==> v23: inputs <==
## component
module component (
    input  wire         clk,
    input  wire         rst,
    input  wire [31:0]  fifo1_data_in,
    input  wire [31:0]  fifo2_data_in,
    input  wire [31:0]  fifo3_data_in,
    input  wire         fifo1_write_en,
    input  wire         fifo2_write_en,
    input  wire         fifo3_write_en,
    input  wire         fifo1_read_en,
    input  wire         fifo2_read_en,
    input  wire         fifo3_read_en,
    output wire [31:0]  result_out,
    output wire         fifo1_empty,
    output wire         fifo2_empty,
    output wire         fifo3_empty,
    output wire         fifo1_full,
    output wire         fifo2_full,
    output wire         fifo3_full
);
    wire [31:0] fifo1_data_out;
    wire [31:0] fifo2_data_out;
    wire [31:0] fifo3_data_out;
    wire [31:0] mult_result;
    fifo #(
        .DEPTH(16),
        .DATA_WIDTH(32),
        .PTR_SIZE(5)
    ) fifo1_inst (
        .clk(clk),
        .rst(rst),
        .wr_en(fifo1_write_en),
        .re_en(fifo1_read_en),
        .data_in(fifo1_data_in),
        .data_out(fifo1_data_out),
        .empty(fifo1_empty),
        .full(fifo1_full)
    );
    fifo #(
        .DEPTH(16),
        .DATA_WIDTH(32),
        .PTR_SIZE(5)
    ) fifo2_inst (
        .clk(clk),
        .rst(rst),
        .wr_en(fifo2_write_en),
        .re_en(fifo2_read_en),
        .data_in(fifo2_data_in),
        .data_out(fifo2_data_out),
        .empty(fifo2_empty),
  ...
export LEC_CHECK = 0
export ABC_AREA = 0
export CAP_MARGIN = 20
export CELL_PAD_IN_SITES_DETAIL_PLACEMENT = 1
export CELL_PAD_IN_SITES_GLOBAL_PLACEMENT = 3
export CORE_ASPECT_RATIO = 0.73
export CORE_MARGIN = 4
export CORE_UTILIZATION = 43
export CTS_CLUSTER_DIAMETER = 28
export CTS_CLUSTER_SIZE = 54
export GPL_ROUTABILITY_DRIVEN = 1
export GPL_TIMING_DRIVEN = 1
export MAX_ROUTING_LAYER = met4
export MIN_ROUTING_LAYER = met2
export PLACE_DENSITY = 0.94
export SETUP_SLACK_MARGIN = 0.88
export SLEW_MARGIN = 10
export TNS_END_PERCENT = 45
create_clock -name core_clock -period 17.8 [get_ports {clk}]
run.sh (not shown) runs the stock make flow with config.mk's settings and CLKGATE_MAP_FILE=.
==> inputs of v37, as changes to v23 <==
- ABC_AREA: 0 -> unset
- CELL_PAD_IN_SITES_DETAIL_PLACEMENT: 1 -> unset
- CELL_PAD_IN_SITES_GLOBAL_PLACEMENT: 3 -> unset
- CORE_ASPECT_RATIO: 0.73 -> unset
- CORE_MARGIN: 4 -> 2
- CORE_UTILIZATION: 43 -> 60
- CTS_CLUSTER_DIAMETER: 28 -> unset
- CTS_CLUSTER_SIZE: 54 -> 60
- GPL_ROUTABILITY_DRIVEN: 1 -> unset
- GPL_TIMING_DRIVEN: 1 -> unset
- MAX_ROUTING_LAYER: met4 -> unset
- MIN_ROUTING_LAYER: met2 -> unset
- PLACE_DENSITY: 0.94 -> 0.6
- SETUP_SLACK_MARGIN: 0.88 -> unset
- SLEW_MARGIN: 10 -> 20
- TNS_END_PERCENT: 45 -> unset
==> flow/constraint.sdc (replaced) <==
create_clock -name core_clock -period 8.79 [get_ports {clk}]
set_input_delay 1.7580 -clock core_clock [delete_from_list [all_inputs] [get_ports {clk}]]
set_output_delay 1.7580 -clock core_clock [all_outputs]
set_load 0.01 [all_outputs]
==> inputs of v19, as changes to v23 <==
- ABC_AREA: 0 -> unset
- CELL_PAD_IN_SITES_DETAIL_PLACEMENT: 1 -> unset
- CELL_PAD_IN_SITES_GLOBAL_PLACEMENT: 3 -> unset
- CORE_ASPECT_RATIO: 0.73 -> unset
- CORE_MARGIN: 4 -> 2
- CORE_UTILIZATION: 43 -> 58
- CTS_CLUSTER_DIAMETER: 28 -> 37
- CTS_CLUSTER_SIZE: 54 -> unset
- GPL_ROUTABILITY_DRIVEN: 1 -> unset
- GPL_TIMING_DRIVEN: 1 -> unset
- MAX_ROUTING_LAYER: met4 -> unset
- MIN_ROUTING_LAYER: met2 -> unset
- PLACE_DENSITY: 0.94 -> 0.6
- SETUP_SLACK_MARGIN: 0.88 -> unset
- SLEW_MARGIN: 10 -> 20
- TNS_END_PERCENT: 45 -> 5
==> flow/constraint.sdc (replaced) <==
create_clock -name core_clock -period 10.3 [get_ports {clk}]
set_input_delay 2.0600 -clock core_clock [delete_from_list [all_inputs] [get_ports {clk}]]
set_output_delay 2.0600 -clock core_clock [all_outputs]
set_load 0.01 [all_outputs]
==> comparison <==
First-iteration DRC count: v23 > v19 > v37.
Routed wire length, lowest first: v37, v19, v23.
Of v23 and v19, v23 has the higher clock skew (gap 0.0065 ns).
Critical path depth: v23 < v37 < v19.
v23 went through all stages and came out clean. v37 completed, yet does not pass: negative setup slack. v19 completed, yet does not pass: negative setup slack.
Via count, highest first: v23, v19, v37.
==> figures <==
Status: v37 finished with violations; v23 no timing/DRC/antenna violations; v19 finished with violations
Reasons for failing layout checks: v37 negative setup slack; v23 -; v19 negative setup slack
Number of cells after detailed placement: v37 9,393; v23 9,580; v19 9,393
Setup repair after global routing missed its margin: v37 true; v23 false; v19 true
Routed wire length: v37 272,000 µm; v23 320,000 µm; v19 277,000 µm
Delay of the slowest critical-path stage: v37 0.56 ns; v23 1.01 ns; v19 0.59 ns
Cell Area, Placed: v37 95,200 µm²; v23 91,200 µm²; v19 95,200 µm²
CP Launch Point: v37 fifo1_inst.rd_ptr[0]; v23 fifo2_inst.rd_ptr[2]; v19 fifo1_inst.rd_ptr[1]
Number of clock buffers in the layout: v37 248; v23 468; v19 330
Vias in the first global route: v37 64,000; v23 99,800; v19 65,100
Postcts setup bufs: v37 33; v23 0; v19 67
Top layer in use: v37 met5; v23 met4; v19 met5
Met1 demand-to-capacity share in global routing: v37 0.527; v23 0; v19 0.513
